==> flow/design.v (excerpt) <==
module top(
	clk,
	n_rst,
	bt,
	btstar,
	led
);
parameter T_1S = 20'd1_000_000;  
parameter T_20MS = 15'd20_000;  
input clk;
input n_rst;
input [9:0] bt;
input btstar;
output led;
wire [9:0] bt_w;
wire btstar_w;
wire led_w;
bd_if #(
	.T_1S(T_1S),
	.T_20MS(T_20MS)
) u_bd_if(
    .clk(clk),
    .n_rst(n_rst),
    .bt_i(bt),
    .btstar_i(btstar),
    .led_i(led_w),
    .bt_o(bt_w),
    .btstar_o(btstar_w),
    .led_o(led)
);
doorlock_hdl u_doorlock(
    .clk(clk),
    .n_rst(n_rst),
    .bt(bt_w),
    .btstar(btstar_w),
    .led(led_w)
);
endmodule
Size: ~1000 cells after synthesis, ~10000 um2 of cells after synthesis.
make LEC_CHECK=0 CAP_MARGIN=20 CORE_MARGIN=2 CORE_UTILIZATION=61 SETUP_SLACK_MARGIN=2.04 SLEW_MARGIN=20 finish   # period 7.47 ns
run.sh (not shown) runs the stock make flow with config.mk's settings and CLKGATE_MAP_FILE=.
The starting point ran to the end with no violations.
Then changed:
Settings changed: CAP_MARGIN 20 to 10, CORE_UTILIZATION 61 to 40, HOLD_SLACK_MARGIN set to -0.01, MAX_ROUTING_LAYER set to met5, SETUP_SLACK_MARGIN 2.04 to unset.
Clock period 7.47 ns to 2.33 ns, I/O delays scaled along.
This time the run finished but failed the layout checks on negative setup slack.
Worst hold slack hardly moves.
Total power is higher to 3.5 times its value.
Worst setup slack loses 4.6 ns.
Wire length is higher by about 3%.
Final area is higher by 8.0%.
Cell count is higher by about 14%.
Flip-flop count is unchanged.
Sequential power is higher to 3.2 times its value.
Count of clock-buffer cells in the layout is higher by 1.
Non-clock buffer count is higher by 67.
Area after synthesis stays the same.
Then changed:
Settings changed: CAP_MARGIN 10 to 5, CORE_MARGIN 2 to 6, MAX_ROUTING_LAYER met5 to met4, MIN_ROUTING_LAYER set to met2, SETUP_SLACK_MARGIN set to 0.24.
Clock period 2.33 ns to 3.06 ns, I/O delays scaled along.
Effect: This time the run produced a clean layout. Clock power is lower by 27%. Design area is lower by 4.2%. Clock skew is higher by 0.011 ns. Total power is lower by 25%. Clock-buffer cell count is higher by 2. Maximum frequency is lower by 10%. Synthesized area stays the same. Setup slack gets better by 0.46 ns. Routed wire length barely changes. Critical path depth stays the same.

---

oak:
The RTL this note starts from:
==> flow/design.v <==
module debounc_1 (
	clk,
	n_rst,
	din,
	dout
);
parameter T_20MS = 15'd20_000;  
input clk;
input n_rst;
input din;
output dout;
reg [14:0] cnt;
wire cnt_restart;
reg din_d1;
always @(posedge clk or negedge n_rst)
	if(!n_rst) begin
		din_d1 <= 1'b0;
	end
	else begin
		din_d1 <= din;
	end
assign cnt_restart = (din != din_d1)? 1'b1 : 1'b0;
always @(posedge clk or negedge n_rst)
	if(!n_rst) begin
		cnt <= 15'h0000;
	end
	else begin
		cnt <= (cnt_restart == 1'b1)? T_20MS :
			   (cnt > 15'h0000)? cnt - 15'h0001 : cnt;
	end
reg dout_rdy;
always @(posedge clk or negedge n_rst)
	if(!n_rst) begin
		dout_rdy <= 1'b0;
	end
	else begin
		dout_rdy <= ((cnt == 15'h0000) && (cnt_restart == 1'b0))? din : dout_rdy;
	end	
assign dout = dout_rdy;
endmodule
module debounc_2 (
	clk,
	n_rst,
	din,
	dout
);
parameter T_20MS = 15'd20_000;  
input clk;
input n_rst;
input din;
output dout;
reg [14:0] cnt;
wire cnt_restart;
reg din_d1;
always @(posedge clk or negedge n_rst)
	if(!n_rst) begin
		din_d1 <= 1'b0;
	end
	else begin
		din_d1 <= din;
	end
assign cnt_restart = (din != din_d1)? 1'b1 : 1'b0;
always @(posedge clk or negedge n_rst)
	if(!n_rst) begin
		cnt <= 15'h0000;
	end
	else begin
		 cnt <= ((cnt_restart == 1'b1) && (cnt == 15'h0000))? T_20MS :
            (cnt > 15'h0000)? cnt - 15'h0001 : cnt;
	end
reg dout_rdy;
always @(posedge clk or negedge n_rst)
   if(!n_rst) begin
      dout_rdy <= 1'b0;
   end
   else begin
      dout_rdy <= (cnt == T_20MS)? din_d1 : dout_rdy;
   end   assign dout = dout_rdy;
endmodule
module debounc_3 (
	clk,
	n_rst,
	din,
	dout
);
parameter T_20MS = 15'd20_000;  
input clk;
input n_rst;
input din;
output dout;
reg [14:0] cnt;
wire cnt_restart;
reg din_d1;
always @(posedge clk or negedge n_rst)
	if(!n_rst) begin
		din_d1 <= 1'b0;
	end
	else begin
		din_d1 <= din;
	end
assign cnt_restart = (din != din_d1)? 1'b1 : 1'b0;
always @(posedge clk or negedge n_rst)
	if(!n_rst) begin
		cnt <= 15'h0000;
	end
	else begin
		 cnt <= ((cnt_restart == 1'b1) && (cnt == 15'h0000))? T_20MS :
            (cnt > 15'h0000)? cnt - 15'h0001 : cnt;
	end
reg dout_rdy;
always @(posedge clk or negedge n_rst)
	if(!n_rst) begin
		dout_rdy <= 1'b0;
	end
	else begin
		dout_rdy <= ((cnt == 15'h0000) && (cnt_restart == 1'b0))? din : dout_rdy;
	end	
assign dout = dout_rdy;
endmodule
module edge_det_p(
    clk,
    n_rst,
    b0,
    b0_on
);
input clk;
input n_rst;
input b0;
output b0_on;
reg b0_d1;
reg b0_d2;
wire b0_on;
always @(posedge clk or negedge n_rst)  
if(!n_rst) begin
    b0_d1 <= 1'b0;
    b0_d2 <= 1'b0;
end
else begin
    b0_d1 <= b0;
    b0_d2 <= b0_d1;
end
assign b0_on = (b0_d1 && !b0_d2) ? 1'b1 : 1'b0;  
endmodule
module led(
  clk,
  n_rst,
  din,
  dout
  );
input clk;
input n_rst;
input din;
output reg dout;
parameter T_1S = 20'd1_000_000; 
reg [19:0] counter; 
reg din_prev; 
always @(posedge clk or negedge n_rst) begin
  if (!n_rst) begin
    counter <= 0;
    dout <= 0;
    din_prev <= 0;
  end 
  else begin
    if (din != din_prev) begin
      counter <= 0;  
      dout <= 1;  
    end 
    else if (counter >= T_1S) begin
      dout <= 0;
      counter <= counter;  
    end 
    else begin
      counter <= counter + 1;  
    end
    din_prev <= din;  
  end
end
endmodule
module doorlock_hdl(
  clk,
  n_rst,
  bt,
  btstar,
  led
);
input clk;
input n_rst;
input [9:0] bt;
input btstar;
output led;
parameter S_IDLE = 3'h0;
parameter S_FIRST = 3'h1;
parameter S_SEC = 3'h2;
parameter S_LAST = 3'h3;
parameter S_OPEN = 3'h4;
parameter S_FAKE = 3'h5;
wire bt_any;
reg [2:0] c_state, n_state;
always @(posedge clk or negedge n_rst)
  if(!n_rst) begin
    c_state <= S_IDLE;
  end
  else begin
    c_state <= n_state;
  end
assign bt_any = (bt == 10'h000)? 1'b0 : 1'b1;
always @(c_state or bt or btstar or bt_any)
  case (c_state)
    S_IDLE : begin
      n_state = (bt[1] == 1'b1)? S_FIRST : c_state;
    end
    S_FIRST : begin
      n_state = (bt[2] == 1'b1)? S_SEC : ((btstar == 1'b1) || (bt_any == 1'b1))? S_IDLE : c_state;
    end
    S_SEC : begin
      n_state = (bt[7] == 1'b1)? S_LAST : (btstar == 1'b1) ? S_IDLE : (bt_any == 1'b1) ? S_FAKE : c_state;
    end
    S_LAST : begin
      n_state = (btstar == 1'b1)? S_OPEN : (bt[7] == 1'b1) ? c_state : (bt_any == 1'b1)? S_FAKE : c_state;
    end
    S_OPEN : begin
      n_state = S_IDLE;
    end
    S_FAKE : begin
      n_state = (bt[7] == 1'b1) ? S_LAST : (btstar == 1'b1) ? S_IDLE : c_state;
    end
    default : begin
      n_state = S_IDLE;
    end
  endcase
assign led = (c_state == S_OPEN)? 1'b1 : 1'b0;
endmodule
module bd_if(
  clk,
  n_rst,
  bt_i,
  btstar_i,
  led_i,
  bt_o,
  btstar_o,
  led_o
  );
parameter T_1S = 20'd1_000_000;
parameter T_20MS = 15'd20_000;
input clk;
input n_rst;
input [9:0] bt_i;
input btstar_i;
input led_i;
output [9:0] bt_o;
output btstar_o;
output led_o;
wire [9:0] dwire;
debounc_1 #(.T_20MS(T_20MS)) u_debounc0(
  .clk(clk),
  .n_rst(n_rst),
  .din(bt_i[0]),
  .dout(dwire[0])
);
edge_det_p u_edgedet_p0 (
  .clk(clk),
  .n_rst(n_rst),
  .b0(dwire[0]),
  .b0_on(bt_o[0])
  );
debounc_1 #(.T_20MS(T_20MS)) u_debounc1(
  .clk(clk),
  .n_rst(n_rst),
  .din(bt_i[1]),
  .dout(dwire[1])
);
edge_det_p u_edgedet_p1 (
  .clk(clk),
  .n_rst(n_rst),
  .b0(dwire[1]),
  .b0_on(bt_o[1])
  );
debounc_2 #(.T_20MS(T_20MS)) u_debounc2(
  .clk(clk),
  .n_rst(n_rst),
  .din(bt_i[2]),
  .dout(dwire[2])
);
edge_det_p u_edgedet_p2 (
  .clk(clk),
  .n_rst(n_rst),
  .b0(dwire[2]),
  .b0_on(bt_o[2])
  );
debounc_2 #(.T_20MS(T_20MS)) u_debounc3(
  .clk(clk),
  .n_rst(n_rst),
  .din(bt_i[3]),
  .dout(dwire[3])
);
edge_det_p u_edgedet_p3 (
  .clk(clk),
  .n_rst(n_rst),
  .b0(dwire[3]),
  .b0_on(bt_o[3])
  );
debounc_2 #(.T_20MS(T_20MS)) u_debounc4(
  .clk(clk),
  .n_rst(n_rst),
  .din(bt_i[4]),
  .dout(dwire[4])
);
edge_det_p u_edgedet_p4 (
  .clk(clk),
  .n_rst(n_rst),
  .b0(dwire[4]),
  .b0_on(bt_o[4])
  );
debounc_2 #(.T_20MS(T_20MS)) u_debounc5(
  .clk(clk),
  .n_rst(n_rst),
  .din(bt_i[5]),
  .dout(dwire[5])
);
edge_det_p u_edgedet_p5 (
  .clk(clk),
  .n_rst(n_rst),
  .b0(dwire[5]),
  .b0_on(bt_o[5])
  );
debounc_3 #(.T_20MS(T_20MS)) u_debounc6(
  .clk(clk),
  .n_rst(n_rst),
  .din(bt_i[6]),
  .dout(dwire[6])
);
edge_det_p u_edgedet_p6 (
  .clk(clk),
  .n_rst(n_rst),
  .b0(dwire[6]),
  .b0_on(bt_o[6])
  );
debounc_3 #(.T_20MS(T_20MS)) u_debounc7(
  .clk(clk),
  .n_rst(n_rst),
  .din(bt_i[7]),
  .dout(dwire[7])
);
edge_det_p u_edgedet_p7(
  .clk(clk),
  .n_rst(n_rst),
  .b0(dwire[7]),
  .b0_on(bt_o[7])
  );
debounc_3 #(.T_20MS(T_20MS)) u_debounc8(
  .clk(clk),
  .n_rst(n_rst),
  .din(bt_i[8]),
  .dout(dwire[8])
);
edge_det_p u_edgedet_p8 (
  .clk(clk),
  .n_rst(n_rst),
  .b0(dwire[8]),
  .b0_on(bt_o[8])
  );
debounc_3 #(.T_20MS(T_20MS)) u_debounc9(
  .clk(clk),
  .n_rst(n_rst),
  .din(bt_i[9]),
  .dout(dwire[9])
);
edge_det_p u_edgedet_p9 (
  .clk(clk),
  .n_rst(n_rst),
  .b0(dwire[9]),
  .b0_on(bt_o[9])
  );
edge_det_p u_edgedet_pstar (
  .clk(clk),
  .n_rst(n_rst),
  .b0(~btstar_i),
  .b0_on(btstar_o)
  );
led #(.T_1S(T_1S)) u_led(
  .clk(clk),
  .n_rst(n_rst),
  .din(led_i),
  .dout(led_o)
);
endmodule
module top(
	clk,
	n_rst,
	bt,
	btstar,
	led
);
parameter T_1S = 20'd1_000_000;  
parameter T_20MS = 15'd20_000;  
input clk;
input n_rst;
input [9:0] bt;
input btstar;
output led;
wire [9:0] bt_w;
wire btstar_w;
wire led_w;
bd_if #(
	.T_1S(T_1S),
	.T_20MS(T_20MS)
) u_bd_if(
    .clk(clk),
    .n_rst(n_rst),
    .bt_i(bt),
    .btstar_i(btstar),
    .led_i(led_w),
    .bt_o(bt_w),
    .btstar_o(btstar_w),
    .led_o(led)
);
doorlock_hdl u_doorlock(
    .clk(clk),
    .n_rst(n_rst),
    .bt(bt_w),
    .btstar(btstar_w),
    .led(led_w)
);
endmodule
make LEC_CHECK=0 CAP_MARGIN=5 CORE_MARGIN=6 CORE_UTILIZATION=29 CTS_CLUSTER_SIZE=24 GPL_TIMING_DRIVEN=0 HOLD_SLACK_MARGIN=-0.01 MAX_ROUTING_LAYER=met5 MIN_ROUTING_LAYER=met1 SETUP_SLACK_MARGIN=0.24 SLEW_MARGIN=15 finish   # period 3.06 ns
Inputs modified between oak and pine:
- CORE_UTILIZATION: 29 -> 72
- SLEW_MARGIN: 15 -> 20
- MIN_ROUTING_LAYER: met1 -> unset
- SETUP_SLACK_MARGIN: 0.24 -> 0.48
- HOLD_SLACK_MARGIN: -0.01 -> unset
- CTS_CLUSTER_DIAMETER: unset -> 235
- MAX_ROUTING_LAYER: met5 -> unset
- ABC_AREA: unset -> 0
- CTS_CLUSTER_SIZE: 24 -> 22
- PLACE_DENSITY: unset -> 0.65
- CORE_MARGIN: 6 -> 2
- GPL_TIMING_DRIVEN: 0 -> unset
- the clock period (ns, I/O delays scaled along): 3.06 -> 1.97
The flow ended early for pine: it failed with a tool error in 4_1_cts.
pine falls short of oak in post-placement worst setup slack.
Of oak and pine, pine shows the lower area of the core, with oak above it.
Between oak and pine, the synthesized-area fraction occupied by xor and xnor cells figures differ only marginally.
NOTE: die boundary height in pine falls short of that of oak
Chip area was higher in oak than in pine.
Diff pine..oak | area after synthesis | unchanged

---

// top: RTL as listed in full above, without the edits since
==> flow/config.mk <==
export PLATFORM = sky130hd
export DESIGN_NAME = top
export DESIGN_NICKNAME = top
export VERILOG_FILES = /design/flow/design.v
export SDC_FILE = /design/flow/constraint.sdc
export NUM_CORES = 4
export LEC_CHECK = 0
export ABC_AREA = 1
export CAP_MARGIN = 40
export CORE_MARGIN = 7
export CORE_UTILIZATION = 40
export CTS_CLUSTER_DIAMETER = 192
export GPL_TIMING_DRIVEN = 1
export HOLD_SLACK_MARGIN = -0.04
export SLEW_MARGIN = 20
==> flow/constraint.sdc <==
create_clock -name core_clock -period 5.15 [get_ports {clk}]
set_input_delay 1.0300 -clock core_clock [delete_from_list [all_inputs] [get_ports {clk}]]
set_output_delay 1.0300 -clock core_clock [all_outputs]
set_load 0.01 [all_outputs]
The starting point finished clean.
Edit:
ABC_AREA = unset   (was 1)
CAP_MARGIN = 20   (was 40)
CORE_MARGIN = 2   (was 7)
CORE_UTILIZATION = 72   (was 40)
CTS_CLUSTER_DIAMETER = 51   (was 192)
GPL_TIMING_DRIVEN = unset   (was 1)
HOLD_SLACK_MARGIN = unset   (was -0.04)
PLACE_DENSITY = 0.67   (was unset)
SETUP_SLACK_MARGIN = 2.04   (was unset)
clock period = 7.47 ns   (was 5.15 ns; I/O delays follow)
Effect: Sequential power is lower by 23%. Combinational power is higher by 15%. Routed wire length is lower by 17%. Core utilization is higher by 36 points.
Edit:
CTS_CLUSTER_DIAMETER = 362   (was 51)
SETUP_SLACK_MARGIN = -0.38   (was 2.04)
clock period = 5.06 ns   (was 7.47 ns; I/O delays follow)
Effect: Flip-flop count is unchanged; synthesized area stays the same; critical path depth stays the same; utilization drops by 0.44 points.
Edit:
ABC_AREA = 0   (was unset)
CTS_CLUSTER_DIAMETER = 229   (was 362)
CTS_CLUSTER_SIZE = 22   (was unset)
PLACE_DENSITY = 0.65   (was 0.67)
SETUP_SLACK_MARGIN = 0.48   (was -0.38)
clock period = 1.97 ns   (was 5.06 ns; I/O delays follow)
With this change the flow did not get past 4_1_cts on DPL-0038.
Synthesized cell count stays the same.
Synthesized area stays the same.
Die size does not change.

---

RTL: the design.v shown in full above, as it stands there.
make LEC_CHECK=0 CAP_MARGIN=10 CORE_MARGIN=2 CORE_UTILIZATION=72 CTS_CLUSTER_DIAMETER=51 PLACE_DENSITY=0.67 SETUP_SLACK_MARGIN=1.44 SLEW_MARGIN=20 TNS_END_PERCENT=5 finish   # period 6.33 ns
Rerun with:
--- a/flow/config.mk
+++ b/flow/config.mk
@@ -7,8 +7,10 @@
 export LEC_CHECK = 0
-export CAP_MARGIN = 10
+export ABC_AREA = 0
+export CAP_MARGIN = 20
 export CORE_MARGIN = 2
 export CORE_UTILIZATION = 72
-export CTS_CLUSTER_DIAMETER = 51
-export PLACE_DENSITY = 0.67
-export SETUP_SLACK_MARGIN = 1.44
+export CTS_CLUSTER_DIAMETER = 229
+export CTS_CLUSTER_SIZE = 22
+export PLACE_DENSITY = 0.8
+export SETUP_SLACK_MARGIN = 0.48
 export SLEW_MARGIN = 20
==> flow/constraint.sdc (replaced) <==
create_clock -name core_clock -period 1.97 [get_ports {clk}]
set_input_delay 0.3940 -clock core_clock [delete_from_list [all_inputs] [get_ports {clk}]]
set_output_delay 0.3940 -clock core_clock [all_outputs]
set_load 0.01 [all_outputs]
Outcome:
- With this change the flow aborted during global routing, error DPL-0038
- die area does not change
- synthesized cell count does not change
- synthesized area stays the same
Rerun with:
==> flow/config.mk (replaced) <==
export PLATFORM = sky130hd
export DESIGN_NAME = top
export DESIGN_NICKNAME = top
export VERILOG_FILES = /design/flow/design.v
export SDC_FILE = /design/flow/constraint.sdc
export NUM_CORES = 4
export LEC_CHECK = 0
export CAP_MARGIN = 20
export CORE_MARGIN = 2
export CORE_UTILIZATION = 54
export SLEW_MARGIN = 20
==> flow/constraint.sdc (replaced) <==
create_clock -name core_clock -period 3.44 [get_ports {clk}]
set_input_delay 0.6880 -clock core_clock [delete_from_list [all_inputs] [get_ports {clk}]]
set_output_delay 0.6880 -clock core_clock [all_outputs]
set_load 0.01 [all_outputs]
What happened: The changed run completed with no timing, DRC or antenna violations; synthesized cell count stays the same; die size increases by 32%; synthesized area is unchanged.
Rerun with:
--- a/flow/config.mk
+++ b/flow/config.mk
@@ -7,5 +7,8 @@
 export LEC_CHECK = 0
-export CAP_MARGIN = 20
+export CAP_MARGIN = 10
 export CORE_MARGIN = 2
-export CORE_UTILIZATION = 54
+export CORE_UTILIZATION = 72
+export CTS_CLUSTER_DIAMETER = 234
+export PLACE_DENSITY = 0.67
+export SETUP_SLACK_MARGIN = -0.4
 export SLEW_MARGIN = 20
==> flow/constraint.sdc (replaced) <==
create_clock -name core_clock -period 5.27 [get_ports {clk}]
set_input_delay 1.0540 -clock core_clock [delete_from_list [all_inputs] [get_ports {clk}]]
set_output_delay 1.0540 -clock core_clock [all_outputs]
set_load 0.01 [all_outputs]
Result:
- routed wire length increases by about 6.5%
- clock-buffer cell count went down by 1
- utilization came out higher by 20 points
- non-clock buffer count fell by 9
- die size drops by 24%
- power falls by about 37%
- via count rose by 4.4%
Power and IR drop assume default switching activity.
